==> yarrow <==
==> flow/design.v <==
`timescale 1 ns / 1 ns
module FM_demodulator
          (
           clk,
           reset,
           clk_enable,
           inp_I,
           inp_Q,
           out_fm
          );
  input   clk;
  input   reset;
  input   clk_enable;
  input   signed [38:0] inp_I;   
  input   signed [38:0] inp_Q;   
  output  [12:0] out_fm;   
  wire enb;
  reg signed [38:0] Delay1_out1;   
  reg signed [38:0] Delay2_out1;   
  reg signed [38:0] Delay4_out1;   
  wire signed [31:0] Sum4_sub_cast;   
  wire signed [31:0] Sum4_sub_cast_1;   
  wire signed [31:0] Sum4_sub_temp;   
  wire signed [29:0] Sum4_out1;   
  wire signed [68:0] Product_mul_temp;   
  wire signed [32:0] Product_out1;   
  reg signed [38:0] Delay3_out1;   
  wire signed [30:0] Sum3_sub_cast;   
  wire signed [30:0] Sum3_sub_cast_1;   
  wire signed [30:0] Sum3_sub_temp;   
  wire signed [28:0] Sum3_out1;   
  wire signed [67:0] Product2_mul_temp;   
  wire signed [32:0] Product2_out1;   
  wire signed [31:0] Sum5_sub_cast;   
  wire signed [31:0] Sum5_sub_cast_1;   
  wire signed [31:0] Sum5_sub_temp;   
  wire [12:0] OUTPUT_rsvd;   
  reg [12:0] OUTPUT_rsvdreg;
  assign enb = clk_enable;
  always @(posedge clk or posedge reset)
    begin : Delay1_process
      if (reset == 1'b1) begin
        Delay1_out1 <= 39'sh0000000000;
      end
      else begin
        if (enb) begin
          Delay1_out1 <= inp_I;
        end
      end
    end
  always @(posedge clk or posedge reset)
    begin : Delay2_process
      if (reset == 1'b1) begin
        Delay2_out1 <= 39'sh0000000000;
      end
      else begin
        if (enb) begin
          Delay2_out1 <= inp_Q;
        end
      end
    end
  always @(posedge clk or posedge reset)
    begin : Delay4_process
      if (reset == 1'b1) begin
        Delay4_out1 <= 39'sh0000000000;
      end
      else begin
        if (enb) begin
          Delay4_out1 <= Delay2_out1;
        end
      end
    end
  assign Sum4_sub_cast = inp_Q[38:7];
  assign Sum4_sub_cast_1 = Delay4_out1[38:7];
  assign Sum4_sub_temp = Sum4_sub_cast - Sum4_sub_cast_1;
  assign Sum4_out1 = Sum4_sub_temp[29:0];
  assign Product_mul_temp = Delay1_out1 * Sum4_out1;
  assign Product_out1 = Product_mul_temp[66:34];
  always @(posedge clk or posedge reset)
    begin : Delay3_process
      if (reset == 1'b1) begin
        Delay3_out1 <= 39'sh0000000000;
      end
      else begin
        if (enb) begin
          Delay3_out1 <= Delay1_out1;
        end
      end
    end
  assign Sum3_sub_cast = inp_I[38:8];
  assign Sum3_sub_cast_1 = Delay3_out1[38:8];
  assign Sum3_sub_temp = Sum3_sub_cast - Sum3_sub_cast_1;
  assign Sum3_out1 = Sum3_sub_temp[28:0];
  assign Product2_mul_temp = Sum3_out1 * Delay2_out1;
  assign Product2_out1 = Product2_mul_temp[65:33];
  assign Sum5_sub_cast = {Product_out1[32], Product_out1[32:2]};
  assign Sum5_sub_cast_1 = {Product2_out1[32], Product2_out1[32:2]};
  assign Sum5_sub_temp = Sum5_sub_cast - Sum5_sub_cast_1;
  assign OUTPUT_rsvd = Sum5_sub_temp[29:17];
always @(posedge clk)
    begin : OUTPUT_rsvdreg_process    
        if (enb) begin
          OUTPUT_rsvdreg <= OUTPUT_rsvd;
       end
    end
  assign out_fm = OUTPUT_rsvdreg;
endmodule   
==> flow/run.sh <==
#!/bin/bash
# the make line also repeats each setting of config.mk as NAME=value (left out here)
make -C /OpenROAD-flow-scripts/flow DESIGN_CONFIG=/design/flow/config.mk WORK_HOME=/design/flow/orfs CLKGATE_MAP_FILE= finish
==> flow/config.mk <==
export PLATFORM = sky130hd
export DESIGN_NAME = FM_demodulator
export DESIGN_NICKNAME = FM_demodulator
export VERILOG_FILES = /design/flow/design.v
export SDC_FILE = /design/flow/constraint.sdc
export NUM_CORES = 4
export LEC_CHECK = 0
export ABC_AREA = 0
export CAP_MARGIN = 20
export CORE_MARGIN = 2
export CORE_UTILIZATION = 72
export CTS_CLUSTER_DIAMETER = 367
export CTS_CLUSTER_SIZE = 99
export PLACE_DENSITY = 0.38
export SETUP_SLACK_MARGIN = 2.96
export SLEW_MARGIN = 20
==> flow/constraint.sdc <==
create_clock -name core_clock -period 13.4 [get_ports {clk}]
set_input_delay 2.6800 -clock core_clock [delete_from_list [all_inputs] [get_ports {clk}]]
set_output_delay 2.6800 -clock core_clock [all_outputs]
set_load 0.01 [all_outputs]
==> zinc: changes against yarrow <==
--- a/flow/config.mk
+++ b/flow/config.mk
@@ -7,4 +7,5 @@
 export LEC_CHECK = 0
-export ABC_AREA = 0
+export ABC_AREA = 1
 export CAP_MARGIN = 20
+export CORE_ASPECT_RATIO = 0.5
 export CORE_MARGIN = 2
@@ -13,4 +14,6 @@
 export CTS_CLUSTER_SIZE = 99
+export HOLD_SLACK_MARGIN = 0.28
 export PLACE_DENSITY = 0.38
-export SETUP_SLACK_MARGIN = 2.96
+export SETUP_SLACK_MARGIN = 2.88
 export SLEW_MARGIN = 20
+export TNS_END_PERCENT = 5
==> lagoon: changes against yarrow <==
--- a/flow/config.mk
+++ b/flow/config.mk
@@ -7,3 +7,2 @@
 export LEC_CHECK = 0
-export ABC_AREA = 0
 export CAP_MARGIN = 20
@@ -11,6 +10,4 @@
 export CORE_UTILIZATION = 72
-export CTS_CLUSTER_DIAMETER = 367
-export CTS_CLUSTER_SIZE = 99
-export PLACE_DENSITY = 0.38
-export SETUP_SLACK_MARGIN = 2.96
+export CTS_CLUSTER_DIAMETER = 397
+export PLACE_DENSITY = 0.42
 export SLEW_MARGIN = 20
==> flow/constraint.sdc (replaced) <==
create_clock -name core_clock -period 11.7 [get_ports {clk}]
set_input_delay 2.3400 -clock core_clock [delete_from_list [all_inputs] [get_ports {clk}]]
set_output_delay 2.3400 -clock core_clock [all_outputs]
set_load 0.01 [all_outputs]
==> notes <==
- lagoon finished but fails on setup timing. yarrow reached the layout checks and failed them: setup timing. zinc completed with no timing, DRC or antenna violations.
- The highest global-route usage belongs to zinc, the lowest to lagoon.
- Area after synthesis is the same in lagoon and yarrow.
- Via count, highest first: zinc, lagoon, yarrow.
- The highest register-to-register slack belongs to zinc, the lowest to lagoon.
